**flow/run.sh**
```bash
#!/bin/bash
# the make line also repeats each setting of config.mk as NAME=value (left out here)
make -C /OpenROAD-flow-scripts/flow DESIGN_CONFIG=/design/flow/config.mk WORK_HOME=/design/flow/orfs CLKGATE_MAP_FILE= finish
```
**flow/config.mk**
```make
export PLATFORM = sky130hd
export DESIGN_NAME = CPU
export DESIGN_NICKNAME = CPU
export VERILOG_FILES = /design/flow/design.v
export SDC_FILE = /design/flow/constraint.sdc
export NUM_CORES = 4
export LEC_CHECK = 0
export CAP_MARGIN = 10
export CELL_PAD_IN_SITES_DETAIL_PLACEMENT = 0
export CORE_ASPECT_RATIO = 1.82
export CORE_MARGIN = 2
export CORE_UTILIZATION = 59
export CTS_CLUSTER_DIAMETER = 124
export MIN_ROUTING_LAYER = met1
export SLEW_MARGIN = 20
export TNS_END_PERCENT = 55
```
**flow/constraint.sdc**
```tcl
create_clock -name core_clock -period 6.33 [get_ports {clk}]
set_input_delay 1.2660 -clock core_clock [delete_from_list [all_inputs] [get_ports {clk}]]
set_output_delay 1.2660 -clock core_clock [all_outputs]
set_load 0.01 [all_outputs]
```
**flow/design.v**
```verilog
`timescale 1ns/1ns
module adder_1(input[11:0] a ,output[11:0] out);
	wire[11:0] b = 12'b000000000001;
	assign out = a + b;
endmodule
module adder(input[11:0] a , b , output[11:0] out);
	assign out = a + b ;
endmodule
`timescale 1ns/1ns
module alu(input[2:0] fun , input[7:0] a,b ,input cin , output logic[7:0] out , output logic zero,cout);
	always @(fun,a,b,cin)begin
    cout = 1'b0;
    case(fun)
      3'b000 : {cout,out} = a + b ;
      3'b001 : {cout,out} = a + b + cin;
      3'b010 : {cout,out} = a - b;
		  3'b011 : {cout,out} = a - b + cin;
		  3'b100 : out = a & b;
		  3'b101 : out = a | b;
		  3'b110 : out = a ^ b;
		  3'b111 : out = ~(a & b);
    endcase
	end
  assign zero = (out == 8'b0) ? 1 : 0;
endmodule
module controller(input[5:0] code,input ze,c,rst,output reg pop,push,memorywrite,memoryread,writeReg,selRR2,selALU2,selpc,ldz,ldc,selz,selc,output reg [1:0] selWD,selRet,output reg [2:0]ALUfn);
  always @(ze,c,code,rst)begin
    pop <= 1'b0;
    push <= 1'b0;
    memorywrite <= 1'b0;
    memoryread <= 1'b0;
    writeReg<= 1'b0;
    selRR2<= 1'b0;
    selALU2<= 1'b0;
    selRet<= 2'b00;
    selpc<= 1'b0;
    ldz<= 1'b0;
    ldc<= 1'b0;
    selz <= 1'b0;
    selc <= 1'b0;
    selWD<= 2'b00;
    ALUfn <= 3'b000;
    if (~rst)begin
    if (code[5:4] == 2'b00) begin
      ALUfn <= code[3:1];
      ldz <= 1'b1;
      ldc <= 1'b1;
      selALU2 <= 1'b1;
      writeReg <= 1'b1;
    end
    if (code [5:4] == 2'b01) begin
      ALUfn <= code[3:1];
      ldz <= 1'b1;
      ldc <= 1'b1;
      writeReg <= 1'b1;
    end
    if (code[5:3] == 3'b110) begin
      selz <= 1'b1;
      selc <= 1'b1;
      ldz <= 1'b1;
      ldc <= 1'b1;
      selWD <= 2'b10;
      writeReg <= 1'b1;
    end
    if (code[5:3] == 3'b100) begin
      selRR2 <= 1'b1;
      ALUfn <= 3'b000;
      if (code [2:1] == 2'b00) begin
        memoryread <= 1'b1;
        selWD<= 2'b01;
        writeReg <= 1'b1;
      end
      if (code [2:1] == 2'b01)begin
        memorywrite<= 1'b1;
      end
    end
    if (code[5:3] == 3'b101) begin
      case(code[2:1])
        2'b00 : selpc <= ze?1:0;
        2'b01 : selpc <= ze?0:1;
        2'b10 : selpc <= c?1:0;
        2'b11 : selpc <= c?0:1;
      endcase
    end
    if (code[5:2] == 4'b1110)begin
      selRet <= 2'b10;
      selpc <= 1'b1;
      if (code[1] == 1'b1)
        push <= 1'b1;
    end
    if (code[5:0] == 6'b111100) begin
      pop <= 1'b1;
      selRet <=2'b01;
    end
    end
  end
endmodule
`timescale 1ns / 1ns
module signExtender(extend, extended );
	input[7:0] extend;
	output[11:0] extended;
	assign extended[7:0] = extend[7:0];
	assign extended[11:8] = {4{extend[7]}};
endmodule
module ff(input in,ld,clk,rst,output logic out);
  always@(posedge clk,posedge rst) begin
    if(rst)
      out <= 1'b0;
    else if(ld)
      out <= in;
  end
endmodule
`timescale 1ns/1ns
module mux2_12(input[11:0] a , b ,input sel , output[11:0] out);
	assign out = (sel) ? b : a ;
endmodule
module mux2_8(input[7:0] a , b , input sel , output[7:0] out);
	assign out = (sel) ? b : a ;
endmodule
module mux2_3(input[2:0] a , b , input sel , output[2:0] out);
	assign out = (sel) ? b : a ;
endmodule
module mux2_1(input a , b , input sel , output out);
	assign out = (sel) ? b : a ;
endmodule
module mux3(input[7:0] a , b , c,input[1:0] sel,output[7:0] out);
  assign out = (sel == 2'b00)?a:(sel == 2'b01)? b:c;
endmodule
module mux3_12(input[11:0] a , b , c,input[1:0] sel,output[11:0] out);
  assign out = (sel == 2'b00)?a:(sel == 2'b01)? b:c;
endmodule
module pc(input[11:0] in,input clk,rst,output logic[11:0] pc);
  always@(posedge clk,posedge rst)begin
    if (rst)
      pc <= 12'b0;
    else
      pc <= in;
  end
endmodule
module registerFile(input[2:0] RR1,RR2,WR,input[7:0] WD,input W,clk,rst,output logic [7:0] RD1,RD2);
  logic[7:0][7:0] registers;
  assign RD1 = registers[RR1];
  assign RD2 = registers[RR2];
  always @(posedge clk,posedge rst)begin
    if (rst)
      registers <= '0;
    else if (W)
      registers[WR] <= WD;
  end
endmodule
`timescale 1ns/1ns
module shiftReg(input[7:0] Data,input[2:0]sc,input[1:0]fn,output logic[7:0] out,output logic c,z);
  logic [15:0] rotl, rotr;
  assign rotl = {Data, Data} << sc;
  assign rotr = {Data, Data} >> sc;
  always@(*)begin
    c = 1'b0;
    case (fn)
      2'b00 : begin
        out = Data << sc;
        if (sc != 3'd0) c = Data[3'd0 - sc];
      end
      2'b01 : begin
        out = Data >> sc;
        if (sc != 3'd0) c = Data[sc - 3'd1];
      end
      2'b10 : out = rotl[15:8];
      default : out = rotr[7:0];
    endcase
  end
  assign z = out?0:1;
endmodule
module stack(input[11:0] in,input push,pop,clk,rst,output logic[11:0] out);
  logic[7:0][11:0] memory;
  assign out = memory[0];
  always@(posedge clk,posedge rst)begin
    if (rst)
      memory <= '0;
    else begin
      if(pop)begin
        for (int i=1; i<8; i++)begin
          memory[i-1] <= memory[i];
        end
        memory[7] <= 12'b0;
      end
      else if (push)begin
        for (int i=0; i<7; i++)begin
          memory[7-i] <= memory[6-i];
        end
        memory[0] <= in;
      end
    end
  end
endmodule
module datapath(input pop,push,memorywrite,memoryread,writeReg,selRR2,selALU2,selpc,ldz,ldc,selz,selc,input [1:0] selWD,selRet,input  [2:0]ALUfn,input clk,rst, output ze,c,output [5:0] code,
                output [11:0] imem_addr, input [18:0] imem_data, output [7:0] dmem_addr, dmem_wdata, input [7:0] dmem_rdata);
  wire [11:0] pc_1 , ret;
  stack Stack(pc_1,push,pop,clk,rst,ret);
  wire[11:0] f_pc,next_pc;
  wire [18:0] ins;
  mux3_12 pc_ret(f_pc , ret , ins[11:0] , selRet ,next_pc);
  wire[11:0] pc;
  pc PC(next_pc ,clk,rst,pc);
  assign imem_addr = pc;
  assign ins = imem_data;
  wire [11:0]extended;
  signExtender Ex(ins[7:0], extended );
  adder_1 In(pc ,pc_1);
  wire[11:0] apc;
  adder Add(pc_1 , extended , apc);
  mux2_12 pc1_apc(pc_1 , apc , selpc , f_pc);
  wire [2:0] RR2;
  mux2_3 sel_RR2(ins[7:5] , ins[13:11] , selRR2, RR2);
  wire [7:0] Out,RD,ALUOut,WD;
  mux3 sel_WD( ALUOut,RD,Out, selWD,WD);
  wire[7:0] RD1,RD2;
  registerFile RF(ins[10:8],RR2,ins[13:11],WD,writeReg,clk,rst,RD1,RD2);
  wire[7:0] ALU2;
  mux2_8 sel_ALU2(ins[7:0] , RD2, selALU2,ALU2);
  wire zero,carry;
  alu Alu(ALUfn ,RD1,ALU2 ,c ,ALUOut ,zero,carry);
  wire shc,shz;
  shiftReg Shr(RD1,ins[7:5],ins[15:14],Out,shc,shz);
  wire ff1;
  mux2_1 sel_z(zero,shz,selz , ff1);
  ff ff_z(ff1,ldz,clk,rst,ze);
  wire ff2;
  mux2_1 sel_c(carry,shc,selc , ff2);
  ff ff_c(ff2,ldc,clk,rst,c);
  assign dmem_addr = ALUOut;
  assign dmem_wdata = RD2;
  assign RD = dmem_rdata;
  assign code = ins[18:13];
endmodule
`timescale 1ns/1ns
module CPU(input clk,rst,
           output [11:0] imem_addr, input [18:0] imem_data,
           output [7:0] dmem_addr, dmem_wdata, output dmem_we, dmem_re, input [7:0] dmem_rdata);
  wire pop,push,memorywrite,memoryread,writeReg,selRR2,selALU2,selpc,ldz,ldc,selz,selc;
  wire[1:0] selWD,selRet;
  wire[2:0] ALUfn;
  wire ze,c;
  wire[5:0] code;
  datapath dp(pop,push,memorywrite,memoryread,writeReg,selRR2,selALU2,selpc,ldz,ldc,selz,selc,selWD,selRet,ALUfn,clk,rst, ze,c,code,
              imem_addr, imem_data, dmem_addr, dmem_wdata, dmem_rdata);
  controller cl( code, ze,c,rst, pop,push,memorywrite,memoryread,writeReg,selRR2,selALU2,selpc,ldz,ldc,selz,selc,selWD,selRet,ALUfn);
  assign dmem_we = memorywrite;
  assign dmem_re = memoryread;
endmodule
```
==> out/qor.yml, run 1 <==
critical_path:
  cpLargestDelayFamily: "AND-OR/OR-AND gates"
  startpoint_type: "input port"
  r2r_setup_slack_ns: 1.37
  cpPeakStageDelay_ns: 0.52
  cp_max_fo: 5
  cp.depth: 21
  critPathRequiredTime_ns: 5.06
  cp-end-kind: "output port"
  path_buffers: 9
  crit_type: "input port to output port"
  r2r_end: "dp.RF.registers[14]"
  path_cells: "buf_2, nor4b_4, buf_4, buf_4, buf_6, a21oi_4, buf_6, mux4_2, mux2i_4, a21o_1, buf_6, buf_4, ha_4, o21ba_4, or4_1, a311o_2, mux2_4, a2111o_1, o221ai_2, inv_1, buf_2"
  crit_slowest_cell: "mux4_2"
  crit_end: "dmem_addr[7]"
  crit-reg2reg-launch: "dp.RF.registers[33]"
  r2r_cells: 22
  arrival_ns: 5.66
  startpoint: "imem_data[18]"
sta:
  period_needed_ns: 6.93
  setup_ws_ns: -0.601
  hold_viol_final: 0
  rsz0062_at_grt: "true"
  setup_viol: 7
  maxSlewViolCount: 0
  final.period_utilization_pct: 109
  worst_slew_margin_rel_pct: 33.0
  worst_pin_slew_ns: 1.00
  clock_skew_ns: 0.0102
  hold_ws_ns: 0.484
  fmax_ghz: 0.144
clocking:
  clkTransAtPathRegs_ns: 0.06
  cts_root_buf: "clkbuf_16"
  clk_latency_ns: 0.46
  h-tree-depth: 4
  cts_buffers: 17
  cts_num_sinks: 174
  clock_path_buffers: 2
  cts_tree: "done"
power_and_ir_drop:
  power_switching_uw: 2690
  power_clock_uw: 987
  p_leak_uw: 0.00705
  clkPwrFrac_pct: 15.3
  seqPwrFrac_pct: 28.8
  p_sw_share_pct: 41.6
  power_frac_comb_pct: 55.9
  comb_cell_power_uw: 3610
  maxPowerGroup: "combinational cells"
  p_int_uw: 3770
  pg_seq_uw: 1860
  vdd_drop_max_mv: 0.314
  powerDensity_mw_per_mm2: 399
global_route:
  grt_first_pass_wirelength_um: 72400
  antenna_found_initial: 0
  grt_max_degree: 176
  overflow: 0
  grt_pass1_vias: 13000
  grt_use_total_pct: 42.3
final_layout:
  final_cells: 1889
  fin_area_mm2: 0.0162
  area_delta_synth_final_pct: 25.8
  num-nets-final: 1698
logic_synthesis:
  edf_count: 0
  synthTopCellsByCount: "dfrtp_1, nand2_1, nor2_1"
  yosysUniqueCellTypes: 98
  top_area_cell: "dfrtp_1"
  ys_sh_aoi_pct: 21.3
  ys_seq_share_pct: 33.8
  syn_avg_cell_area_um2: 9.16
  flop_cell: "dfrtp_1"
  area_leaders: "dfrtp_1, mux4_2, mux2i_1, nand2_1, ha_1"
  most_common_cell: "dfrtp_1"
  ys_seq_elements: 174
  yosys-stat-cells: 1404
  logic_family: "AND-OR/OR-AND gates"
  synth_warnings: 7
  synth-async-reset-ratio_pct: 100
  fa_ha_area_share_pct: 5.33
  simple_gate_area_share_pct: 16.2
  synth_area_mm2: 0.0129
  synthCells: 1404
  xor_share_pct: 2.66
  synthMuxAreaShare_pct: 15.8
  ys_chip_area_mm2: 0.0129
  top_cell_area_share_pct: 33.8
  synth_nets: 1486
detailed_routing:
  drtIter0Drc: 1031
  drt-total-wl_um: 47700
  drt_pass1_iterations: 6
  post_drt_via_cell_ratio: 6.75
  via_count: 12800
  postRouteAntennaNets: 0
  drc_errors: 0
  wire_per_inst_um: 25.3
flow_run:
  drv_cap: 0
  tool_warnings: 55
place:
  place_congestion: 1.08
  dp_hpwl_um: 34900
  dp_slack_ns: -1.42
  placed_area_mm2: 0.0150
  port_buffers: 58
  placed_cells: 1826
floorplanning:
  rows: 72
  fp.dieH_um: 203
  die-area_mm2: 0.0231
  io_pins: 59
  fp_util_pct: 60.3
  die.size.x_um: 113
  core-area_mm2: 0.0214
hold_path:
  worstHoldPathType: "flop to flop"
  hold_end: "dp.Stack.memory[77]"
  hold_depth: 2
  hp-start: "dp.Stack.memory[89]"
outcome:
  failed_layout_checks: "negative setup slack"
  status: "failed layout checks"
==> final cells by class <==
cell class,instances,area [µm²]
inverter,61,234
clock inverter,10,80.1
sequential,174,4350
antenna,1,2.50
clock buffer,22,454
tap,259,324
fill,1579,5160
multi-input combinational,1079,8360
timing repair buffer,283,2380
==> what timing repair did <==
item | 4_1_cts | 5_1_grt
pin swaps | 32 | 34
hold buffers | 0 | 0
buffers inserted | 26 | 13
gates resized | 104 | 30
setup endpoints to repair | 8 | 16
==> per-layer routing <==
| layer | wire, µm | GRT usage, % | share of wire [%] | up-vias |
|---|---|---|---|---|
| met5 | 0 | 0 | 0 | - |
| met4 | 5760 | 41.2 | 12 | 0 |
| met3 | 2970 | 9.84 | 6.2 | 322 |
| met2 | 23900 | 72.3 | 50 | 656 |
| met1 | 15100 | 40.3 | 32 | 6165 |
| li1 | - | - | - | 5611 |
==> per-stage QoR <==
step | setup TNS [ns] | total power [µW] | util, %
2_1_floorplan | -1.77 | 3630 | -
3_3_place_gp | -15.48 | 5000 | 70.3
3_5_place_dp | -22.71 | 5070 | 70.3
4_1_cts | -2.59 | 6260 | 74.8
5_1_grt | -3.97 | 6810 | 75.8
6_report | -2.73 | 6460 | 75.8
==> inputs of run 2 (changes only) <==
Settings changed: CORE_ASPECT_RATIO 1.82 to 0.99, CORE_UTILIZATION 59 to 72, CTS_CLUSTER_DIAMETER 124 to 49, CTS_CLUSTER_SIZE from default to 46, HOLD_SLACK_MARGIN from default to -0.09, PLACE_DENSITY from default to 0.66, SETUP_SLACK_MARGIN from default to 1.5, TNS_END_PERCENT 55 to default.
Clock period 6.33 ns to 5.15 ns, I/O delays scaled along.
==> run 2 against run 1 <==
The flow now stops in global routing. Synthesized area unchanged. Die size is 18% lower. Synthesized cell count stayed put.
==> out/qor.yml, run 2 <==
outcome:
  status: "did not finish"  # was failed layout checks
  lastStage: "global routing"
  error: "[ERROR GRT-0232] Routing congestion too high. Check the congestion heatmap in the GUI."
place:
  dp_hpwl_um: 30600  # was 34,900 µm
  place_congestion: 1.03  # was 1.08
  port_buffers: 58  # unchanged
  dp_slack_ns: -1.93  # was -1.42 ns
logic_synthesis:
  synth_area_mm2: 0.0129  # unchanged
  synth_warnings: 7  # unchanged
  yosys-stat-cells: 1404  # unchanged
  xor_share_pct: 2.66  # unchanged
  ys_sh_aoi_pct: 21.3  # unchanged
  yosysUniqueCellTypes: 98  # unchanged
  simple_gate_area_share_pct: 16.2  # unchanged
  synth_nets: 1486  # unchanged
  logic_family: "AND-OR/OR-AND gates"  # unchanged
  ys_chip_area_mm2: 0.0129  # unchanged
  synthMuxAreaShare_pct: 15.8  # unchanged
  ys_seq_elements: 174  # unchanged
  most_common_cell: "dfrtp_1"  # unchanged
  top_cell_area_share_pct: 33.8  # unchanged
  synthTopCellsByCount: "dfrtp_1, nand2_1, nor2_1"  # unchanged
  flop_cell: "dfrtp_1"  # unchanged
  fa_ha_area_share_pct: 5.33  # unchanged
  area_leaders: "dfrtp_1, mux4_2, mux2i_1, nand2_1, ha_1"  # unchanged
  synth-async-reset-ratio_pct: 100  # unchanged
  synthCells: 1404  # unchanged
  edf_count: 0  # unchanged
  ys_seq_share_pct: 33.8  # unchanged
  top_area_cell: "dfrtp_1"  # unchanged
  syn_avg_cell_area_um2: 9.16  # unchanged
clocking:
  clock_path_buffers: 2  # unchanged
  cts_root_buf: "clkbuf_16"  # unchanged
  cts_buffers: 17  # unchanged
  h-tree-depth: 4  # unchanged
  cts_num_sinks: 174  # unchanged
floorplanning:
  die.size.x_um: 138  # was 113 µm
  io_pins: 59  # unchanged
  fp.dieH_um: 137  # was 203 µm
  fp_util_pct: 73.6  # was 60.3%
  core-area_mm2: 0.0175  # was 0.0214 mm²
  rows: 48  # was 72
  die-area_mm2: 0.0190  # was 0.0231 mm²
global_route:
  grt_use_total_pct: 79.0
  overflow: 55
[run 2: per-stage QoR]
step           power [µW]  TNS, ns  instance area, µm²  instances  utilization, %
2_1_floorplan        4520   -41.59               13200       1404               -
3_3_place_gp         6010   -61.45               15100       1792            86.2
3_5_place_dp         6190   -67.76               15100       1792            86.2
4_1_cts              8250   -14.63               16800       1874            95.9
[run 2: layer usage]
| metal | overflow | track usage [%] |
|---|---|---|
| met1 | 2 | 78.9 |
| met2 | 14 | 95.4 |
| met3 | 2 | 62.8 |
| met4 | 37 | 82.7 |
| met5 | 0 | 27.9 |
[run 2: repair_timing]
action                     CTS
resized                    245
setup buffers               49
pin swaps                   59
setup endpoints to repair  147
hold buffers                 0
cloned                       1
==> inputs of run 3 (changes only) <==
Settings changed: CAP_MARGIN 10 to 20, CELL_PAD_IN_SITES_DETAIL_PLACEMENT 0 to default, CORE_ASPECT_RATIO 0.99 to default, CORE_UTILIZATION 72 to 55, CTS_CLUSTER_DIAMETER 49 to 359, CTS_CLUSTER_SIZE 46 to default, HOLD_SLACK_MARGIN -0.09 to default, MIN_ROUTING_LAYER met1 to default, PLACE_DENSITY 0.66 to default, SETUP_SLACK_MARGIN 1.5 to 0.98.
Clock period 5.15 ns to 5.87 ns, I/O delays scaled along.
==> run 3 against run 2 <==
Now fails the layout checks on negative setup slack. Die size is 30% higher. Synthesized area stayed put. Synthesized cell count stayed put.
==> out/qor.yml, run 3 <==
power_and_ir_drop:
  vdd_drop_max_mv: 0.321
  power_switching_uw: 3020
  powerDensity_mw_per_mm2: 432
  pg_seq_uw: 2010
  p_leak_uw: 0.00722
  clkPwrFrac_pct: 17.1
  maxPowerGroup: "combinational cells"
  power_frac_comb_pct: 55.2
  comb_cell_power_uw: 4000
  p_int_uw: 4240
  power_clock_uw: 1240
  p_sw_share_pct: 41.6
  seqPwrFrac_pct: 27.7
logic_synthesis:
  synthMuxAreaShare_pct: 15.8  # unchanged
  top_area_cell: "dfrtp_1"  # unchanged
  area_leaders: "dfrtp_1, mux4_2, mux2i_1, nand2_1, ha_1"  # unchanged
  ys_seq_share_pct: 33.8  # unchanged
  synth_nets: 1486  # unchanged
  fa_ha_area_share_pct: 5.33  # unchanged
  flop_cell: "dfrtp_1"  # unchanged
  most_common_cell: "dfrtp_1"  # unchanged
  simple_gate_area_share_pct: 16.2  # unchanged
  ys_chip_area_mm2: 0.0129  # unchanged
  synthCells: 1404  # unchanged
  yosysUniqueCellTypes: 98  # unchanged
  xor_share_pct: 2.66  # unchanged
  synthTopCellsByCount: "dfrtp_1, nand2_1, nor2_1"  # unchanged
  synth_warnings: 7  # unchanged
  synth-async-reset-ratio_pct: 100  # unchanged
  synth_area_mm2: 0.0129  # unchanged
  edf_count: 0  # unchanged
  top_cell_area_share_pct: 33.8  # unchanged
  syn_avg_cell_area_um2: 9.16  # unchanged
  ys_seq_elements: 174  # unchanged
  logic_family: "AND-OR/OR-AND gates"  # unchanged
  yosys-stat-cells: 1404  # unchanged
  ys_sh_aoi_pct: 21.3  # unchanged
sta:
  final.period_utilization_pct: 112
  fin_setup_tns_ns: -3.30
  hold_viol_final: 0
  hold_ws_ns: 0.493
  fmax_ghz: 0.153
  setup_ws_ns: -0.685
  worst_slew_margin_rel_pct: 15.0
  maxSlewViolCount: 0
  worst_pin_slew_ns: 1.27
  setup_viol: 7
  rsz0062_at_grt: "true"
  clock_skew_ns: 0.0177
  period_needed_ns: 6.55
critical_path:
  r2r_cells: 19
  cpPeakStageDelay_ns: 0.56
  cp.depth: 19
  crit_slowest_cell: "or4_4"
  crit_end: "dmem_addr[7]"
  r2r_setup_slack_ns: 1.43
  arrival_ns: 5.38
  path_cells: "buf_8, nor4b_4, buf_6, nor2_4, a21oi_4, buf_6, buf_6, mux4_2, mux2i_4, a21o_1, ha_1, or4_4, a311o_1, nor2b_1, xnor3_1, o211ai_1, o221ai_2, inv_1, buf_2"
  path_buffers: 6
  r2r_end: "dp.RF.registers[23]"
  cp_max_fo: 7
  crit-reg2reg-launch: "dp.RF.registers[48]"
  critPathRequiredTime_ns: 4.70
  startpoint: "imem_data[17]"
  cpMostUsedCell: "buf_6"
  cp-end-kind: "output port"
  startpoint_type: "input port"
  cpLargestDelayFamily: "simple AND/OR/NAND/NOR gates"
  crit_type: "input port to output port"
place:
  dp_slack_ns: -1.53  # was -1.93 ns
  dp_hpwl_um: 30000  # was 30,600 µm
  place_congestion: 1.01  # was 1.03
  port_buffers: 58  # unchanged
clocking:
  h-tree-depth: 4  # unchanged
  clock_path_buffers: 2  # unchanged
  cts_buffers: 17  # unchanged
  cts_tree: "done"
  hold_buffers: 0  # unchanged
  clk_latency_ns: 0.44
  clkTransAtPathRegs_ns: 0.08
  cts_num_sinks: 174  # unchanged
  cts_root_buf: "clkbuf_16"  # unchanged
flow_run:
  tool_warnings: 56
  drv_cap: 0
floorplanning:
  fp.dieH_um: 157  # was 137 µm
  fp_util_pct: 56.5  # was 73.6%
  rows: 55  # was 48
  core-area_mm2: 0.0228  # was 0.0175 mm²
  die.size.x_um: 157  # was 138 µm
  io_pins: 59  # unchanged
  die-area_mm2: 0.0246  # was 0.0190 mm²
detailed_routing:
  drtIter0Drc: 1206
  antennaDiodeCount: 0
  drt_pass1_iterations: 6
  via_count: 12400
  wire_per_inst_um: 22.2
  postRouteAntennaNets: 0
  drc_errors: 0
  post_drt_via_cell_ratio: 6.44
  drt-total-wl_um: 42700
global_route:
  grt_use_total_pct: 34.6
  overflow: 0
  grt_first_pass_wirelength_um: 65800
  antenna_found_initial: 0
  grt_pass1_vias: 11900
  grt_max_degree: 176
outcome:
  status: "failed layout checks"  # was did not finish
  failed_layout_checks: "negative setup slack"
hold_path:
  hold_end: "dp.Stack.memory[79]"
  hold_depth: 2
  hp-start: "dp.Stack.memory[91]"
  worstHoldPathType: "flop to flop"
final_layout:
  fin_util_pct: 73.7
  area_delta_synth_final_pct: 30.4
  num-nets-final: 1678
-- run 3: timing repair --
item | CTS | global route
setup endpoints to repair | 74 | 71
pin swaps | 30 | 51
setup buffers | 15 | 14
gates resized | 117 | 115
-- run 3: routing by layer --
layer / share of wire [%] / global-route usage, %
met5: 0 / 0
met2: 48 / 56.3
met3: 6.9 / 4.79
met4: 4.5 / 13.7
met1: 41 / 47.1
-- run 3: cell type report --
class	instances	area (µm²)
Clock buffer	17	425
Clock inverter	15	235
Fill cell	1663	6000
Inverter	61	239
Multi-Input combinational cell	1079	8800
Sequential cell	174	4350
Tap cell	313	392
Timing Repair Buffer	263	2330
-- run 3: per-stage QoR --
step / cells / power [µW] / area, µm²
global route: 1922 / 7640 / 16800
detailed placement: 1861 / 5380 / 15000
CTS: 1908 / 6840 / 16200
finish: 1922 / 7250 / 16800
global placement: 1861 / 5330 / 15000
floorplan: 1404 / 3970 / 13200
==> inputs of run 4 (changes only) <==
Settings changed: CORE_UTILIZATION 55 to 12, CTS_CLUSTER_DIAMETER 359 to default, SETUP_SLACK_MARGIN 0.98 to default.
Clock period 5.87 ns to 9.81 ns, I/O delays scaled along.
==> run 4 against run 3 <==
Now clean on timing, DRC and antenna. Die size rose to 4.5 times the previous value. Non-clock buffer count down 156. Total power down 49%. Core utilization down 59 points. Synthesized cell count unchanged. Clock power down 44%. Clock skew about the same. Worst setup slack better by 1.1 ns. Register-to-register slack better by 3.6 ns. Final cell count up 49%. Worst hold slack worse by 0.013 ns.
==> out/qor.yml, run 4 <==
logic_synthesis:
  xor_share_pct: 2.66  # unchanged
  yosysUniqueCellTypes: 98  # unchanged
  flop_cell: "dfrtp_1"  # unchanged
  area_leaders: "dfrtp_1, mux4_2, mux2i_1, nand2_1, ha_1"  # unchanged
  most_common_cell: "dfrtp_1"  # unchanged
  top_area_cell: "dfrtp_1"  # unchanged
  synth_area_mm2: 0.0129  # unchanged
  edf_count: 0  # unchanged
  synth_nets: 1486  # unchanged
  synthTopCellsByCount: "dfrtp_1, nand2_1, nor2_1"  # unchanged
  synthMuxAreaShare_pct: 15.8  # unchanged
  ys_chip_area_mm2: 0.0129  # unchanged
  simple_gate_area_share_pct: 16.2  # unchanged
  synth-async-reset-ratio_pct: 100  # unchanged
  ys_seq_elements: 174  # unchanged
  ys_seq_share_pct: 33.8  # unchanged
  logic_family: "AND-OR/OR-AND gates"  # unchanged
  fa_ha_area_share_pct: 5.33  # unchanged
  ys_sh_aoi_pct: 21.3  # unchanged
  yosys-stat-cells: 1404  # unchanged
  synth_warnings: 7  # unchanged
  syn_avg_cell_area_um2: 9.16  # unchanged
  top_cell_area_share_pct: 33.8  # unchanged
  synthCells: 1404  # unchanged
critical_path:
  cpLargestDelayFamily: "AND-OR/OR-AND gates"  # was simple AND/OR/NAND/NOR gates
  path_buffers: 5  # was 6
  cp.depth: 20  # was 19
  arrival_ns: 7.48  # was 5.38 ns
  r2r_cells: 14  # was 19
  cp-end-kind: "output port"  # unchanged
  critPathRequiredTime_ns: 7.85  # was 4.70 ns
  startpoint: "imem_data[17]"  # unchanged
  r2r_end: "dp.RF.registers[23]"  # unchanged
  crit-reg2reg-launch: "dp.RF.registers[1]"  # was dp.RF.registers[48]
  crit_type: "input port to output port"  # unchanged
  cpPeakStageDelay_ns: 0.57  # was 0.56 ns
  r2r_setup_slack_ns: 5.02  # was 1.43 ns
  cp_max_fo: 9  # was 7
  crit_slowest_cell: "mux4_2"  # was or4_4
  path_cells: "clkdlybuf4s50_1, nor4b_4, buf_4, nor2_1, a21oi_2, mux4_2, mux2i_2, a21oi_1, ha_1, fa_1, a211oi_1, buf_4, nor4_1, a311oi_2, nor2_1, and3_1, a2111o_1, o221ai_1, inv_1, clkdlybuf4s50_1"  # was buf_8, nor4b_4, buf_6, nor2_4, a21oi_4, buf_6, buf_6, mux4_2, mux2i_4, a21o_1, ha_1, or4_4, a311o_1, nor2b_1, xnor3_1, o211ai_1, o221ai_2, inv_1, buf_2
  crit_end: "dmem_addr[7]"  # unchanged
  startpoint_type: "input port"  # unchanged
power_and_ir_drop:
  power_frac_comb_pct: 49.1  # was 55.2%
  pg_seq_uw: 1190  # was 2010 µW
  clkPwrFrac_pct: 18.6  # was 17.1%
  vdd_drop_max_mv: 0.117  # was 0.321 mV
  comb_cell_power_uw: 1810  # was 4000 µW
  power_clock_uw: 689  # was 1240 µW
  seqPwrFrac_pct: 32.3  # was 27.7%
  p_sw_share_pct: 42.2  # was 41.6%
  p_int_uw: 2140  # was 4240 µW
  p_leak_uw: 0.00610  # was 0.00722 µW
  power_switching_uw: 1560  # was 3020 µW
  maxPowerGroup: "combinational cells"  # unchanged
  powerDensity_mw_per_mm2: 234  # was 432 mW/mm²
clocking:
  clk_latency_ns: 0.46  # was 0.44 ns
  hold_buffers: 0  # unchanged
  h-tree-depth: 4  # unchanged
  cts_num_sinks: 174  # unchanged
  cts_buffers: 17  # unchanged
  clkTransAtPathRegs_ns: 0.07  # was 0.08 ns
  clock_path_buffers: 2  # unchanged
  cts_resized: 0  # was 117
  cts_root_buf: "clkbuf_16"  # unchanged
  post_cts_buffers: 0  # was 15
  cts_tree: "done"  # unchanged
final_layout:
  area_delta_synth_final_pct: 23.0  # was 30.4%
  n_fill_cell: 12000  # was 1,663
  num-nets-final: 1522  # was 1,678
floorplanning:
  fp_util_pct: 12.1  # was 56.5%
  rows: 120  # was 55
  core-area_mm2: 0.107  # was 0.0228 mm²
  io_pins: 59  # unchanged
  fp.dieH_um: 331  # was 157 µm
  die-area_mm2: 0.110  # was 0.0246 mm²
  die.size.x_um: 331  # was 157 µm
global_route:
  grt_pass1_vias: 10900  # was 11,900
  antenna_found_initial: 2  # was 0
  grt_max_degree: 110  # was 176
  grt_use_total_pct: 7.96  # was 34.6%
  grt_first_pass_wirelength_um: 67900  # was 65,800 µm
  overflow: 0  # unchanged
hold_path:
  hold_end: "dp.Stack.memory[73]"  # was dp.Stack.memory[79]
  hold_depth: 2  # unchanged
  worstHoldPathType: "flop to flop"  # unchanged
  hp-start: "dp.Stack.memory[85]"  # was dp.Stack.memory[91]
sta:
  rsz0062_at_grt: "false"  # was true
  worst_slew_margin_rel_pct: 26.1  # was 15.0%
  worst_pin_slew_ns: 1.09  # was 1.27 ns
  period_needed_ns: 9.44
  fin_setup_tns_ns: 0  # was -3.30 ns
  final.period_utilization_pct: 96.3  # was 112%
  setup_viol: 0  # was 7
  maxSlewViolCount: 0  # unchanged
  fmax_ghz: 0.106
  hold_ws_ns: 0.480  # was 0.493 ns
  clock_skew_ns: 0.0177  # about the same
  hold_viol_final: 0  # unchanged
place:
  dp_hpwl_um: 33300  # was 30,000 µm
  port_buffers: 58  # unchanged
  place_congestion: 0.889  # was 1.01
detailed_routing:
  drc_errors: 0  # unchanged
  drt_pass1_iterations: 7  # was 6
  postRouteAntennaNets: 0  # unchanged
  post_drt_via_cell_ratio: 4.01  # was 6.44
  drt-total-wl_um: 44600  # was 42,700 µm
  via_count: 11400  # was 12,400
  wire_per_inst_um: 15.6  # was 22.2 µm
  drtIter0Drc: 1094  # was 1,206
flow_run:
  drv_cap: 0  # unchanged
  tool_warnings: 50  # was 56
outcome:
  status: "timing/DRC/antenna clean"  # was failed layout checks
## run 4: through the flow
stage                     worst slack [ns]  cells  power, µW  util [%]  instance area (µm²)
after floorplan                      0.579   1404       2330         -                12900
after global placement               0.336   2824       2960      14.2                15200
after detailed placement             0.274   2824       2990      14.2                15200
after CTS                            0.212   2856       3690      14.8                15800
after global routing                0.0223   2856       3940      14.8                15800
final                                0.366   2857       3700      14.8                15800
## run 4: final cells by class
class / count / area [µm²] / area share (%)
Sequential cell: 174 / 4350 / 27.5
Clock inverter: 14 / 153 / 0.965
Multi-Input combinational cell: 1079 / 7930 / 50.1
Timing Repair Buffer: 107 / 960 / 6.07
Tap cell: 1403 / 1760 / 11.1
Antenna cell: 1 / 2.50 / 0.0158
Clock buffer: 18 / 439 / 2.78
Inverter: 61 / 234 / 1.48
## run 4: per-layer routing
metal / part of all wire [%] / global-route usage (%) / vias up
li1: - / - / 5271
met1: 46 / 10.9 / 5665
met2: 43 / 11.8 / 431
met3: 8.8 / 2.50 / 75
met4: 2.5 / 2.46 / 4
met5: 0.056 / 0 / -
==> inputs of run 5 (changes only) <==
Settings changed: CAP_MARGIN 20 to 10, CELL_PAD_IN_SITES_DETAIL_PLACEMENT from default to 0, CORE_ASPECT_RATIO from default to 1.04, CORE_UTILIZATION 12 to 69, CTS_CLUSTER_DIAMETER from default to 124, MIN_ROUTING_LAYER from default to met1, TNS_END_PERCENT from default to 55.
Clock period 9.81 ns to 6.6 ns, I/O delays scaled along.
==> run 5 against run 4 <==
The layout now fails its checks (negative setup slack). Sequential share of layout area shrank 0.47 points. Non-clock buffer count grew 171. Synthesized cell count unchanged. Clock skew down 0.0017 ns. Sequential power increased by 55%. Total power increased by 70%. Largest power group unchanged. Critical endpoint is now dmem_addr[6]. Die size down 82%. Core utilization is 74 points higher. Combinational power increased by 89%. First-iteration DRC count is 100% higher. Global-route usage up 40 points. Clock power increased by 47%.
==> out/qor.yml, run 5 <==
logic_synthesis:
  most_common_cell: "dfrtp_1"  # unchanged
  logic_family: "AND-OR/OR-AND gates"  # unchanged
  yosys-stat-cells: 1404  # unchanged
  ys_chip_area_mm2: 0.0129  # unchanged
  top_cell_area_share_pct: 33.8  # unchanged
  flop_cell: "dfrtp_1"  # unchanged
  synthCells: 1404  # unchanged
  top_area_cell: "dfrtp_1"  # unchanged
  ys_seq_share_pct: 33.8  # unchanged
  synth_area_mm2: 0.0129  # unchanged
  syn_avg_cell_area_um2: 9.16  # unchanged
  xor_share_pct: 2.66  # unchanged
  area_leaders: "dfrtp_1, mux4_2, mux2i_1, nand2_1, ha_1"  # unchanged
  synthTopCellsByCount: "dfrtp_1, nand2_1, nor2_1"  # unchanged
  synthMuxAreaShare_pct: 15.8  # unchanged
  edf_count: 0  # unchanged
  synth-async-reset-ratio_pct: 100  # unchanged
  synth_nets: 1486  # unchanged
  fa_ha_area_share_pct: 5.33  # unchanged
  ys_sh_aoi_pct: 21.3  # unchanged
  ys_seq_elements: 174  # unchanged
  simple_gate_area_share_pct: 16.2  # unchanged
  yosysUniqueCellTypes: 98  # unchanged
  synth_warnings: 7  # unchanged
global_route:
  overflow: 0  # unchanged
  antenna_found_initial: 0  # was 2
  grt_max_degree: 176  # was 110
  grt_first_pass_wirelength_um: 71800  # was 67,900 µm
  grt_pass1_vias: 13300  # was 10,900
  grt_use_total_pct: 48.0  # was 7.96%
clocking:
  cts_root_buf: "clkbuf_16"  # unchanged
  hold_buffers: 0  # unchanged
  clock_path_buffers: 2  # unchanged
  cts_tree: "done"  # unchanged
  clkTransAtPathRegs_ns: 0.07  # about the same
  h-tree-depth: 4  # unchanged
  cts_buffers: 17  # unchanged
  cts_num_sinks: 174  # unchanged
  clk_latency_ns: 0.45  # was 0.46 ns
critical_path:
  r2r_end: "dp.ff_c.out"  # was dp.RF.registers[23]
  critPathRequiredTime_ns: 5.28  # was 7.85 ns
  crit-reg2reg-launch: "dp.RF.registers[40]"  # was dp.RF.registers[1]
  cpMostUsedCell: "buf_4"
  path_cells: "buf_8, nor4b_4, buf_6, nor2_4, a21oi_4, buf_6, buf_6, mux4_2, mux2i_4, a21o_4, inv_2, fa_2, a211oi_4, buf_4, or2_4, buf_4, a31oi_2, buf_4, buf_4, or3_1, a21oi_2, o21ai_2, inv_1, buf_2"  # was clkdlybuf4s50_1, nor4b_4, buf_4, nor2_1, a21oi_2, mux4_2, mux2i_2, a21oi_1, ha_1, fa_1, a211oi_1, buf_4, nor4_1, a311oi_2, nor2_1, and3_1, a2111o_1, o221ai_1, inv_1, clkdlybuf4s50_1
  cp_max_fo: 5  # was 9
  r2r_cells: 23  # was 14
  cpPeakStageDelay_ns: 0.53  # was 0.57 ns
  startpoint_type: "input port"  # unchanged
  cpLargestDelayFamily: "buffers and inverters"  # was AND-OR/OR-AND gates
  arrival_ns: 5.59  # was 7.48 ns
  crit_end: "dmem_addr[6]"  # was dmem_addr[7]
  cp-end-kind: "output port"  # unchanged
  cp.depth: 24  # was 20
  path_buffers: 11  # was 5
  crit_type: "input port to output port"  # unchanged
  r2r_setup_slack_ns: 1.76  # was 5.02 ns
  startpoint: "imem_data[17]"  # unchanged
  crit_slowest_cell: "mux4_2"  # unchanged
sta:
  setup_viol: 6  # was 0
  fin_setup_tns_ns: -1.19  # was 0 ns
  hold_ws_ns: 0.500  # was 0.480 ns
  worst_slew_margin_rel_pct: 27.6  # was 26.1%
  maxSlewViolCount: 0  # unchanged
  worst_pin_slew_ns: 1.08  # was 1.09 ns
  period_needed_ns: 6.91
  fmax_ghz: 0.145
  hold_viol_final: 0  # unchanged
  rsz0062_at_grt: "true"  # was false
  setup_ws_ns: -0.313  # was 0.366 ns
  final.period_utilization_pct: 105  # was 96.3%
  clock_skew_ns: 0.0161  # was 0.0177 ns
detailed_routing:
  drt-total-wl_um: 47200  # was 44,600 µm
  drc_errors: 0  # unchanged
  via_count: 13600  # was 11,400
  antennaDiodeCount: 0  # was 1
  postRouteAntennaNets: 0  # unchanged
  drt_pass1_iterations: 7  # unchanged
  drtIter0Drc: 2200  # was 1,094
  wire_per_inst_um: 25.4  # was 15.6 µm
  post_drt_via_cell_ratio: 7.33  # was 4.01
power_and_ir_drop:
  powerDensity_mw_per_mm2: 391  # was 234 mW/mm²
  clkPwrFrac_pct: 16.1  # was 18.6%
  seqPwrFrac_pct: 29.4  # was 32.3%
  power_clock_uw: 1010  # was 689 µW
  power_switching_uw: 2710  # was 1560 µW
  power_frac_comb_pct: 54.4  # was 49.1%
  comb_cell_power_uw: 3420  # was 1810 µW
  p_leak_uw: 0.00705  # was 0.00610 µW
  p_sw_share_pct: 43.1  # was 42.2%
  vdd_drop_max_mv: 0.269  # was 0.117 mV
  maxPowerGroup: "combinational cells"  # unchanged
  pg_seq_uw: 1850  # was 1190 µW
  p_int_uw: 3580  # was 2140 µW
flow_run:
  drv_cap: 0  # unchanged
  tool_warnings: 54  # was 50
hold_path:
  hold_end: "dp.Stack.memory[73]"  # unchanged
  worstHoldPathType: "flop to flop"  # unchanged
  hold_depth: 2  # unchanged
  hp-start: "dp.Stack.memory[85]"  # unchanged
final_layout:
  num-nets-final: 1693  # was 1,522
  area_delta_synth_final_pct: 25.1  # was 23.0%
  fin_util_pct: 88.7  # was 14.8%
  final_cells: 1858  # was 2,857
floorplanning:
  die-area_mm2: 0.0198  # was 0.110 mm²
  fp_util_pct: 70.9  # was 12.1%
  fp.dieH_um: 143  # was 331 µm
  rows: 50  # was 120
  core-area_mm2: 0.0181  # was 0.107 mm²
  io_pins: 59  # unchanged
  die.size.x_um: 138  # was 331 µm
place:
  dp_hpwl_um: 31000  # was 33,300 µm
  port_buffers: 58  # unchanged
  place_congestion: 1.06  # was 0.889
  dp_slack_ns: -1.10  # was 0.274 ns
  placed_cells: 1782  # was 2,824
outcome:
  failed_layout_checks: "negative setup slack"
  status: "failed layout checks"  # was timing/DRC/antenna clean
## run 5: metal layers
| layer | vias up | GRT usage, % | part of all wire, % |
|---|---|---|---|
| li1 | 5602 | - | - |
| met1 | 6445 | 57.5 | 35 |
| met2 | 1211 | 75.4 | 45 |
| met3 | 364 | 13.1 | 12 |
| met4 | 0 | 32.0 | 8.1 |
| met5 | - | 0 | 0 |
## run 5: per-stage QoR
| stage | power, µW | cell area (µm²) |
|---|---|---|
| 2_1_floorplan | 3480 | 13000 |
| 3_3_place_gp | 4600 | 14800 |
| 3_5_place_dp | 4740 | 14800 |
| 4_1_cts | 5970 | 15900 |
| 5_1_grt | 6520 | 16100 |
| 6_report | 6290 | 16100 |
## run 5: area by class of cell
class                           count  area, µm²
Clock inverter                     14        144
Sequential cell                   174       4350
Timing Repair Buffer              278       2290
Tap cell                          234        293
Inverter                           61        234
Clock buffer                       18        439
Multi-Input combinational cell   1079       8350
Fill cell                         847       2040
## run 5: timing repair
item	4_1_cts	5_1_grt
resized	97	37
endpoints found under the setup margin	7	7
pin swaps	31	27
buffers inserted	34	10
==> inputs of run 6 (changes only) <==
Settings changed: CAP_MARGIN 10 to 20, CELL_PAD_IN_SITES_DETAIL_PLACEMENT 0 to default, CORE_ASPECT_RATIO 1.04 to default, CORE_UTILIZATION 69 to 51, CTS_CLUSTER_DIAMETER 124 to default, CTS_CLUSTER_SIZE from default to 32, MIN_ROUTING_LAYER met1 to default, SETUP_SLACK_MARGIN from default to -0.3, TNS_END_PERCENT 55 to default.
Clock period 6.6 ns to 3.56 ns, I/O delays scaled along.
==> run 6 against run 5 <==
Still fails the layout checks on negative setup slack. Critical path depth fell by 5. Clock skew shrank 0.0044 ns. Design area grew 6.3%. Clock-buffer cell count is 1 higher. Final cell count grew 11%. Clock power up about 90%. Total power grew 85%. Wire length down 7.9%. Largest cell class unchanged. Largest power group unchanged.
==> out/qor.yml, run 6 <==
global_route:
  grt_first_pass_wirelength_um: 68400  # was 71,800 µm
  overflow: 0  # unchanged
  antenna_found_initial: 0  # unchanged
  grt_max_degree: 74  # was 176
  grt_pass1_vias: 12100  # was 13,300
  grt_use_total_pct: 33.4  # was 48.0%
clocking:
  hold_buffers: 0  # unchanged
  cts_root_buf: "clkbuf_16"  # unchanged
  clkTransAtPathRegs_ns: 0.08  # was 0.07 ns
  clock_path_buffers: 2  # unchanged
  cts_num_sinks: 174  # unchanged
  cts_buffers: 17  # unchanged
  h-tree-depth: 4  # unchanged
  clk_latency_ns: 0.44  # was 0.45 ns
  cts_tree: "done"  # unchanged
power_and_ir_drop:
  clkPwrFrac_pct: 16.5  # was 16.1%
  powerDensity_mw_per_mm2: 679  # was 391 mW/mm²
  power_clock_uw: 1920  # was 1010 µW
  p_total_uw: 11600  # was 6290 µW
  power_frac_comb_pct: 55.7  # was 54.4%
  p_sw_share_pct: 39.7  # was 43.1%
  p_leak_uw: 0.00771  # was 0.00705 µW
  p_int_uw: 7000  # was 3580 µW
  vdd_drop_max_mv: 0.456  # was 0.269 mV
  comb_cell_power_uw: 6460  # was 3420 µW
  pg_seq_uw: 3230  # was 1850 µW
  power_switching_uw: 4610  # was 2710 µW
  seqPwrFrac_pct: 27.8  # was 29.4%
  maxPowerGroup: "combinational cells"  # unchanged
critical_path:
  path_cells: "dlygate4sd2_1, nor4b_4, buf_4, nor2_2, a21oi_4, buf_4, mux4_2, mux2i_1, a21o_1, ha_1, o21ba_1, or4_1, a311o_1, nor2b_1, xnor3_1, o211ai_1, o221ai_2, inv_1, clkdlybuf4s50_1"  # was buf_8, nor4b_4, buf_6, nor2_4, a21oi_4, buf_6, buf_6, mux4_2, mux2i_4, a21o_4, inv_2, fa_2, a211oi_4, buf_4, or2_4, buf_4, a31oi_2, buf_4, buf_4, or3_1, a21oi_2, o21ai_2, inv_1, buf_2
  critPathRequiredTime_ns: 2.85  # was 5.28 ns
  r2r_end: "dp.RF.registers[31]"  # was dp.ff_c.out
  r2r_setup_slack_ns: -0.72  # was 1.76 ns
  crit_slowest_cell: "clkdlybuf4s50_1"  # was mux4_2
  arrival_ns: 5.53  # was 5.59 ns
  cp.depth: 19  # was 24
  cpPeakStageDelay_ns: 0.53  # about the same
  startpoint_type: "input port"  # unchanged
  cp_max_fo: 6  # was 5
  crit_end: "dmem_addr[7]"  # was dmem_addr[6]
  cpLargestDelayFamily: "AND-OR/OR-AND gates"  # was buffers and inverters
  startpoint: "imem_data[16]"  # was imem_data[17]
  crit-reg2reg-launch: "dp.RF.registers[1]"  # was dp.RF.registers[40]
  crit_type: "input port to output port"  # unchanged
  cp-end-kind: "output port"  # unchanged
  r2r_cells: 15  # was 23
  cpMostUsedCell: "buf_4"  # unchanged
  path_buffers: 5  # was 11
sta:
  hold_ws_ns: 0.485  # was 0.500 ns
  setup_ws_ns: -2.68  # was -0.313 ns
  fmax_ghz: 0.160
  hold_viol_final: 0  # unchanged
  rsz0062_at_grt: "true"  # unchanged
  maxSlewViolCount: 0  # unchanged
  worst_pin_slew_ns: 0.991  # was 1.08 ns
  period_needed_ns: 6.24
  worst_slew_margin_rel_pct: 34.0  # was 27.6%
  setup_viol: 82  # was 6
  clock_skew_ns: 0.0116  # was 0.0161 ns
  final.period_utilization_pct: 175  # was 105%
place:
  placed_area_mm2: 0.0162  # was 0.0148 mm²
  dp_hpwl_um: 32900  # was 31,000 µm
  placed_cells: 2024  # was 1,782
  port_buffers: 58  # unchanged
  dp_slack_ns: -2.82  # was -1.10 ns
  place_congestion: 1.03  # was 1.06
final_layout:
  final_cells: 2067  # was 1,858
  area_delta_synth_final_pct: 33.0  # was 25.1%
  num-nets-final: 1807  # was 1,693
  fin_area_mm2: 0.0171  # was 0.0161 mm²
  n_fill_cell: 2000  # was 847
hold_path:
  hold_depth: 2  # unchanged
  hold_end: "dp.Stack.memory[77]"  # was dp.Stack.memory[73]
  hp-start: "dp.Stack.memory[89]"  # was dp.Stack.memory[85]
  worstHoldPathType: "flop to flop"  # unchanged
logic_synthesis:
  synthCells: 1404  # unchanged
  top_cell_area_share_pct: 33.8  # unchanged
  top_area_cell: "dfrtp_1"  # unchanged
  edf_count: 0  # unchanged
  most_common_cell: "dfrtp_1"  # unchanged
  synth_nets: 1486  # unchanged
  simple_gate_area_share_pct: 16.2  # unchanged
  area_leaders: "dfrtp_1, mux4_2, mux2i_1, nand2_1, ha_1"  # unchanged
  xor_share_pct: 2.66  # unchanged
  synth-async-reset-ratio_pct: 100  # unchanged
  logic_family: "AND-OR/OR-AND gates"  # unchanged
  synth_warnings: 7  # unchanged
  ys_seq_elements: 174  # unchanged
  yosys-stat-cells: 1404  # unchanged
  ys_seq_share_pct: 33.8  # unchanged
  syn_avg_cell_area_um2: 9.16  # unchanged
  yosysUniqueCellTypes: 98  # unchanged
  synthMuxAreaShare_pct: 15.8  # unchanged
  synthTopCellsByCount: "dfrtp_1, nand2_1, nor2_1"  # unchanged
  fa_ha_area_share_pct: 5.33  # unchanged
  ys_sh_aoi_pct: 21.3  # unchanged
  synth_area_mm2: 0.0129  # unchanged
  ys_chip_area_mm2: 0.0129  # unchanged
  flop_cell: "dfrtp_1"  # unchanged
detailed_routing:
  drc_errors: 0  # unchanged
  postRouteAntennaNets: 0  # unchanged
  wire_per_inst_um: 21.0  # was 25.4 µm
  via_count: 12500  # was 13,600
  drt-total-wl_um: 43500  # was 47,200 µm
  antennaDiodeCount: 0  # unchanged
  drtIter0Drc: 1284  # was 2,200
  drt_pass1_iterations: 6  # was 7
  post_drt_via_cell_ratio: 6.07  # was 7.33
outcome:
  failed_layout_checks: "negative setup slack"  # unchanged
  status: "failed layout checks"  # unchanged
floorplanning:
  fp.dieH_um: 163  # was 143 µm
  die-area_mm2: 0.0265  # was 0.0198 mm²
  die.size.x_um: 163  # was 138 µm
  core-area_mm2: 0.0250  # was 0.0181 mm²
  rows: 58  # was 50
  io_pins: 59  # unchanged
  fp_util_pct: 51.5  # was 70.9%
flow_run:
  drv_cap: 0  # unchanged
  tool_warnings: 50  # was 54
run 6: stage by stage:
stage	TNS, ns	util [%]
6_report	-107.28	68.5
5_1_grt	-121.61	68.5
4_1_cts	-103.22	68.0
3_5_place_dp	-160.15	65.0
3_3_place_gp	-155.41	65.0
2_1_floorplan	-262.71	-
run 6: area by class of cell:
type | instances | area [µm²] | area share (%)
flip-flops and latches | 174 | 4350 | 25.5
repair buffers | 392 | 3270 | 19.1
clock buffers | 19 | 443 | 2.59
clock inverters | 12 | 140 | 0.819
inverters | 61 | 233 | 1.36
well taps | 330 | 413 | 2.41
multi-input cells | 1079 | 8260 | 48.3
run 6: metal layers:
layer,global-route usage [%],share of wire (%),up-vias
met5,0,0,-
met4,10.4,2.9,0
met3,4.20,6.0,89
met2,54.5,47,441
met1,46.5,44,6183
li1,-,-,5826
run 6: timing repair:
action	4_1_cts	5_1_grt
endpoints found under the setup margin	82	79
pin swaps	15	17
gates resized	51	16
setup buffers	7	7
==> inputs of run 7 (changes only) <==
Settings changed: CAP_MARGIN 20 to 10, CELL_PAD_IN_SITES_DETAIL_PLACEMENT from default to 0, CORE_ASPECT_RATIO from default to 1.82, CORE_UTILIZATION 51 to 67, CTS_CLUSTER_DIAMETER from default to 231, CTS_CLUSTER_SIZE 32 to 46, MIN_ROUTING_LAYER from default to met1, PLACE_DENSITY from default to 0.61, SETUP_SLACK_MARGIN -0.3 to default.
Clock period 3.56 ns to 5.66 ns, I/O delays scaled along.
==> run 7 against run 6 <==
Still fails the layout checks on negative setup slack. Clock-buffer cell count grew 2. Core utilization grew 21 points. Clock power shrank 41%. Synthesized area is the same. Largest power group unchanged. Highest routed layer unchanged.
==> out/qor.yml, run 7 <==
outcome:
  status: "failed layout checks"  # unchanged
  failed_layout_checks: "negative setup slack"  # unchanged
detailed_routing:
  drtIter0Drc: 2818  # was 1,284
  drc_errors: 0  # unchanged
  wire_per_inst_um: 30.5  # was 21.0 µm
  via_count: 15000  # was 12,500
  drt_pass1_iterations: 13  # was 6
  post_drt_via_cell_ratio: 7.79  # was 6.07
  drt-total-wl_um: 58700  # was 43,500 µm
  postRouteAntennaNets: 0  # unchanged
power_and_ir_drop:
  p_leak_uw: 0.00737  # was 0.00771 µW
  power_frac_comb_pct: 59.1  # was 55.7%
  vdd_drop_max_mv: 0.374  # was 0.456 mV
  p_int_uw: 4460  # was 7000 µW
  seqPwrFrac_pct: 26.7  # was 27.8%
  power_switching_uw: 3610  # was 4610 µW
  p_total_uw: 8070  # was 11,600 µW
  comb_cell_power_uw: 4770  # was 6460 µW
  maxPowerGroup: "combinational cells"  # unchanged
  p_sw_share_pct: 44.7  # was 39.7%
  pg_seq_uw: 2150  # was 3230 µW
  power_clock_uw: 1140  # was 1920 µW
  clkPwrFrac_pct: 14.2  # was 16.5%
  powerDensity_mw_per_mm2: 477  # was 679 mW/mm²
critical_path:
  r2r_setup_slack_ns: 1.08  # was -0.72 ns
  cp_max_fo: 4  # was 6
  cp-end-kind: "output port"  # unchanged
  cpPeakStageDelay_ns: 0.49  # was 0.53 ns
  crit_type: "input port to output port"  # unchanged
  crit_slowest_cell: "or4_4"  # was clkdlybuf4s50_1
  crit-reg2reg-launch: "dp.RF.registers[52]"  # was dp.RF.registers[1]
  startpoint_type: "input port"  # unchanged
  arrival_ns: 5.79  # was 5.53 ns
  cpLargestDelayFamily: "buffers and inverters"  # was AND-OR/OR-AND gates
  critPathRequiredTime_ns: 4.53  # was 2.85 ns
  path_cells: "buf_12, nor4b_4, buf_4, buf_6, a21oi_4, buf_16, buf_4, buf_4, mux4_2, mux2i_1, buf_4, a21o_1, ha_1, or4_4, a311o_1, mux2_4, a2111o_1, o221ai_2, inv_1, buf_2"  # was dlygate4sd2_1, nor4b_4, buf_4, nor2_2, a21oi_4, buf_4, mux4_2, mux2i_1, a21o_1, ha_1, o21ba_1, or4_1, a311o_1, nor2b_1, xnor3_1, o211ai_1, o221ai_2, inv_1, clkdlybuf4s50_1
  r2r_cells: 15  # unchanged
  path_buffers: 9  # was 5
  cp.depth: 20  # was 19
  crit_end: "dmem_addr[7]"  # unchanged
  startpoint: "rst"  # was imem_data[16]
  cpMostUsedCell: "buf_4"  # unchanged
  r2r_end: "dp.RF.registers[47]"  # was dp.RF.registers[31]
logic_synthesis:
  syn_avg_cell_area_um2: 9.16  # unchanged
  synth_area_mm2: 0.0129  # unchanged
  synth_nets: 1486  # unchanged
  most_common_cell: "dfrtp_1"  # unchanged
  synth_warnings: 7  # unchanged
  yosys-stat-cells: 1404  # unchanged
  logic_family: "AND-OR/OR-AND gates"  # unchanged
  ys_sh_aoi_pct: 21.3  # unchanged
  ys_seq_elements: 174  # unchanged
  area_leaders: "dfrtp_1, mux4_2, mux2i_1, nand2_1, ha_1"  # unchanged
  ys_chip_area_mm2: 0.0129  # unchanged
  ys_seq_share_pct: 33.8  # unchanged
  flop_cell: "dfrtp_1"  # unchanged
  top_cell_area_share_pct: 33.8  # unchanged
  fa_ha_area_share_pct: 5.33  # unchanged
  edf_count: 0  # unchanged
  yosysUniqueCellTypes: 98  # unchanged
  synthCells: 1404  # unchanged
  synth-async-reset-ratio_pct: 100  # unchanged
  xor_share_pct: 2.66  # unchanged
  simple_gate_area_share_pct: 16.2  # unchanged
  synthMuxAreaShare_pct: 15.8  # unchanged
  synthTopCellsByCount: "dfrtp_1, nand2_1, nor2_1"  # unchanged
  top_area_cell: "dfrtp_1"  # unchanged
floorplanning:
  die.size.x_um: 107  # was 163 µm
  rows: 68  # was 58
  fp_util_pct: 68.1  # was 51.5%
  fp.dieH_um: 191  # was 163 µm
  core-area_mm2: 0.0189  # was 0.0250 mm²
  io_pins: 59  # unchanged
  die-area_mm2: 0.0204  # was 0.0265 mm²
place:
  place_congestion: 1.07  # was 1.03
  dp_hpwl_um: 35400  # was 32,900 µm
  placed_cells: 1828  # was 2,024
  port_buffers: 58  # unchanged
  dp_slack_ns: -1.77  # was -2.82 ns
clocking:
  hold_buffers: 0  # unchanged
  h-tree-depth: 4  # unchanged
  cts_root_buf: "clkbuf_16"  # unchanged
  clkTransAtPathRegs_ns: 0.07  # was 0.08 ns
  cts_num_sinks: 174  # unchanged
  clock_path_buffers: 2  # unchanged
  clk_latency_ns: 0.48  # was 0.44 ns
  cts_buffers: 17  # unchanged
  cts_tree: "done"  # unchanged
sta:
  setup_viol: 45  # was 82
  maxSlewViolCount: 0  # unchanged
  final.period_utilization_pct: 122  # was 175%
  worst_slew_margin_rel_pct: 17.4  # was 34.0%
  hold_ws_ns: 0.487  # was 0.485 ns
  fmax_ghz: 0.144
  clock_skew_ns: 0.0115  # was 0.0116 ns
  rsz0062_at_grt: "true"  # unchanged
  setup_ws_ns: -1.26  # was -2.68 ns
  hold_viol_final: 0  # unchanged
  worst_pin_slew_ns: 1.22  # was 0.991 ns
  period_needed_ns: 6.92
global_route:
  antenna_found_initial: 3  # was 0
  grt_pass1_vias: 14600  # was 12,100
  grt_use_total_pct: 54.6  # was 33.4%
  grt_max_degree: 176  # was 74
  overflow: 0  # unchanged
  grt_first_pass_wirelength_um: 82400  # was 68,400 µm
final_layout:
  fin_util_pct: 89.5  # was 68.5%
  final_cells: 1924  # was 2,067
  num-nets-final: 1746  # was 1,807
  area_delta_synth_final_pct: 31.3  # was 33.0%
flow_run:
  drv_cap: 0  # unchanged
  tool_warnings: 55  # was 50
hold_path:
  hold_depth: 2  # unchanged
  hp-start: "dp.Stack.memory[84]"  # was dp.Stack.memory[89]
  hold_end: "dp.Stack.memory[72]"  # was dp.Stack.memory[77]
  worstHoldPathType: "flop to flop"  # unchanged
-- run 7: cell type report --
type | count | area, µm²
sequential | 174 | 4350
inverter | 61 | 236
multi-input combinational | 1079 | 8600
tap | 245 | 307
fill | 854 | 1990
clock buffer | 21 | 460
timing repair buffer | 331 | 2850
clock inverter | 10 | 82.6
antenna | 3 | 7.51
-- run 7: through the flow --
| stage | TNS (ns) | cell area (µm²) |
|---|---|---|
| final | -12.33 | 16900 |
| after detailed placement | -46.36 | 15100 |
| after global routing | -15.81 | 16900 |
| after CTS | -3.49 | 16400 |
| after global placement | -39.96 | 15100 |
| after floorplan | -8.70 | 13000 |
-- run 7: repair_timing --
item	CTS	global route
cloned	1	0
pin swaps	53	49
setup buffers	47	20
setup endpoints to repair	65	39
resized	140	60
-- run 7: metal layers --
| layer | vias up | track usage (%) | wire length, µm |
|---|---|---|---|
| met3 | 807 | 22.5 | 7630 |
| met2 | 1596 | 84.7 | 25500 |
| met5 | - | 1.02 | 0 |
| met1 | 6876 | 50.9 | 16500 |
| met4 | 0 | 59.0 | 9010 |
| li1 | 5715 | - | - |
==> inputs of run 8 (changes only) <==
Settings changed: ABC_AREA from default to 1, CAP_MARGIN 10 to 0, CELL_PAD_IN_SITES_DETAIL_PLACEMENT 0 to default, CORE_ASPECT_RATIO 1.82 to default, CORE_UTILIZATION 67 to 72, CTS_CLUSTER_DIAMETER 231 to 124, CTS_CLUSTER_SIZE 46 to default, HOLD_SLACK_MARGIN from default to 0.27, MIN_ROUTING_LAYER met1 to default, PLACE_DENSITY 0.61 to default, PLACE_DENSITY_LB_ADDON from default to 0.01, SETUP_SLACK_MARGIN from default to -0.31.
Clock period 5.66 ns to 5.57 ns, I/O delays scaled along.
==> run 8 against run 7 <==
The layout still fails its checks (negative setup slack). Clock power rose by about 20%. Largest cell class unchanged. Die size fell by 8.4%. Critical path depth rose by 9. Total power fell by 23%. Worst setup slack improved by 0.86 ns. Design area fell by 8.1%. Worst hold slack got worse by 0.0026 ns. Highest routed layer unchanged. Register-to-register slack got worse by 0.41 ns. Sequential power fell by 6%. Critical endpoint is now dmem_addr[6]. Via count fell by 1.3%.
==> out/qor.yml, run 8 <==
logic_synthesis:
  syn_avg_cell_area_um2: 7.16  # was 9.16 µm²
  ys_chip_area_mm2: 0.0127  # was 0.0129 mm²
  edf_count: 0  # unchanged
  synthTopCellsByCount: "nand2_1, inv_1, dfrtp_1"  # was dfrtp_1, nand2_1, nor2_1
  ys_sh_aoi_pct: 20.0  # was 21.3%
  xor_share_pct: 2.18  # was 2.66%
  top_area_cell: "dfrtp_1"  # unchanged
  simple_gate_area_share_pct: 27.4  # was 16.2%
  ys_seq_elements: 174  # unchanged
  synth_warnings: 7  # unchanged
  yosysUniqueCellTypes: 55  # was 98
  top_cell_area_share_pct: 34.4  # was 33.8%
  synthMuxAreaShare_pct: 0  # was 15.8%
  most_common_cell: "nand2_1"  # was dfrtp_1
  synth_area_mm2: 0.0127  # was 0.0129 mm²
  area_leaders: "dfrtp_1, nand2_1, nand3_1, inv_1, o22ai_1"  # was dfrtp_1, mux4_2, mux2i_1, nand2_1, ha_1
  synth_nets: 1851  # was 1,486
  ys_seq_share_pct: 34.4  # was 33.8%
  fa_ha_area_share_pct: 5.42  # was 5.33%
  synthCells: 1769  # was 1,404
  yosys-stat-cells: 1769  # was 1,404
  synth-async-reset-ratio_pct: 100  # unchanged
  flop_cell: "dfrtp_1"  # unchanged
  logic_family: "simple AND/OR/NAND/NOR gates"  # was AND-OR/OR-AND gates
global_route:
  overflow: 0  # unchanged
  grt_first_pass_wirelength_um: 73000  # was 82,400 µm
  antenna_found_initial: 3  # unchanged
  grt_max_degree: 177  # was 176
  grt_use_total_pct: 51.0  # was 54.6%
  grt_pass1_vias: 14200  # was 14,600
critical_path:
  crit_type: "input port to output port"  # unchanged
  r2r_end: "dp.ff_z.out"  # was dp.RF.registers[47]
  arrival_ns: 4.85  # was 5.79 ns
  startpoint_type: "input port"  # unchanged
  cp_max_fo: 8  # was 4
  critPathRequiredTime_ns: 4.46  # was 4.53 ns
  cp.depth: 29  # was 20
  cpMostUsedCell: "nand2_1"  # was buf_4
  cpLargestDelayFamily: "simple AND/OR/NAND/NOR gates"  # was buffers and inverters
  r2r_cells: 31  # was 15
  cp-end-kind: "output port"  # unchanged
  startpoint: "rst"  # unchanged
  crit-reg2reg-launch: "dp.RF.registers[32]"  # was dp.RF.registers[52]
  crit_slowest_cell: "ha_4"  # was or4_4
  path_buffers: 9  # unchanged
  cpPeakStageDelay_ns: 0.34  # was 0.49 ns
  r2r_setup_slack_ns: 0.67  # was 1.08 ns
  crit_end: "dmem_addr[6]"  # was dmem_addr[7]
sta:
  maxSlewViolCount: 0  # unchanged
  worst_slew_margin_rel_pct: 16.9  # was 17.4%
  setup_viol: 8  # was 45
  hold_viol_final: 0  # unchanged
  final.period_utilization_pct: 107  # was 122%
  setup_ws_ns: -0.398  # was -1.26 ns
  period_needed_ns: 5.97
  clock_skew_ns: 0.0168  # was 0.0115 ns
  hold_ws_ns: 0.485  # was 0.487 ns
  fmax_ghz: 0.168
  worst_pin_slew_ns: 1.24  # was 1.22 ns
floorplanning:
  io_pins: 59  # unchanged
  die.size.x_um: 137  # was 107 µm
  fp.dieH_um: 137  # was 191 µm
  core-area_mm2: 0.0172  # was 0.0189 mm²
  die-area_mm2: 0.0187  # was 0.0204 mm²
  fp_util_pct: 73.5  # was 68.1%
  rows: 48  # was 68
detailed_routing:
  via_count: 14800  # was 15,000
  postRouteAntennaNets: 0  # unchanged
  drtIter0Drc: 2487  # was 2,818
  post_drt_via_cell_ratio: 6.76  # was 7.79
  drt-total-wl_um: 48000  # was 58,700 µm
  wire_per_inst_um: 21.9  # was 30.5 µm
  drc_errors: 0  # unchanged
  drt_pass1_iterations: 13  # unchanged
outcome:
  status: "failed layout checks"  # unchanged
  failed_layout_checks: "negative setup slack"  # unchanged
clocking:
  clk_latency_ns: 0.46  # was 0.48 ns
  cts_buffers: 17  # unchanged
  cts_tree: "done"  # unchanged
  clkTransAtPathRegs_ns: 0.08  # was 0.07 ns
  hold_buffers: 0  # unchanged
  h-tree-depth: 4  # unchanged
  cts_root_buf: "clkbuf_16"  # unchanged
  cts_num_sinks: 174  # unchanged
  clock_path_buffers: 2  # unchanged
place:
  dp_slack_ns: -1.06  # was -1.77 ns
  dp_hpwl_um: 30700  # was 35,400 µm
  placed_area_mm2: 0.0143  # was 0.0151 mm²
  port_buffers: 58  # unchanged
  place_congestion: 1.10  # was 1.07
flow_run:
  tool_warnings: 51  # was 55
  drv_cap: 0  # unchanged
final_layout:
  fin_area_mm2: 0.0155  # was 0.0169 mm²
  n_fill_cell: 826  # was 854
  num-nets-final: 2032  # was 1,746
  area_delta_synth_final_pct: 22.7  # was 31.3%
hold_path:
  hold_depth: 2  # unchanged
  hp-start: "dp.RF.registers[9]"  # was dp.Stack.memory[84]
  worstHoldPathType: "flop to flop"  # unchanged
  hold_end: "dp.RF.registers[9]"  # was dp.Stack.memory[72]
power_and_ir_drop:
  maxPowerGroup: "combinational cells"  # unchanged
  powerDensity_mw_per_mm2: 401  # was 477 mW/mm²
  vdd_drop_max_mv: 0.381  # was 0.374 mV
  p_total_uw: 6230  # was 8070 µW
  p_sw_share_pct: 42.8  # was 44.7%
  pg_seq_uw: 2030  # was 2150 µW
  comb_cell_power_uw: 2880  # was 4770 µW
  seqPwrFrac_pct: 32.6  # was 26.7%
  clkPwrFrac_pct: 21.3  # was 14.2%
  p_leak_uw: 0.00759  # was 0.00737 µW
  p_int_uw: 3560  # was 4460 µW
  power_clock_uw: 1330  # was 1140 µW
  power_frac_comb_pct: 46.2  # was 59.1%
  power_switching_uw: 2670  # was 3610 µW
[run 8: final cells by class]
type                    instances  area (µm²)  share of cell area, %
clock buffers                  17         425                   2.74
flip-flops and latches        174        4350                   28.0
inverters                     238         905                   5.82
repair buffers                243        2040                   13.1
diodes                          3        7.51                 0.0483
clock inverters                15         218                   1.40
well taps                     225         282                   1.81
multi-input cells            1276        7300                   47.0
[run 8: repair_timing]
| item | 4_1_cts | 5_1_grt |
|---|---|---|
| gates cloned | 0 | 0 |
| endpoints found under the setup margin | 7 | 9 |
| pin swaps | 25 | 36 |
| setup buffers | 28 | 12 |
| gates resized | 62 | 73 |
[run 8: metal layers]
layer / up-vias / GRT usage, % / part of all wire (%)
met5: - / 0 / 0
met3: 458 / 17.1 / 14
met2: 1412 / 78.0 / 44
li1: 6293 / - / -
met4: 0 / 37.2 / 9.3
met1: 6641 / 59.9 / 33
[run 8: through the flow]
step	TNS (ns)	util [%]	cells
2_1_floorplan	-2.33	-	1769
3_3_place_gp	-5.75	83.0	2123
3_5_place_dp	-8.22	83.0	2123
4_1_cts	-1.91	88.8	2181
5_1_grt	-2.79	90.1	2189
6_report	-1.85	90.1	2191
Power is estimated from default activity; no workload was simulated.
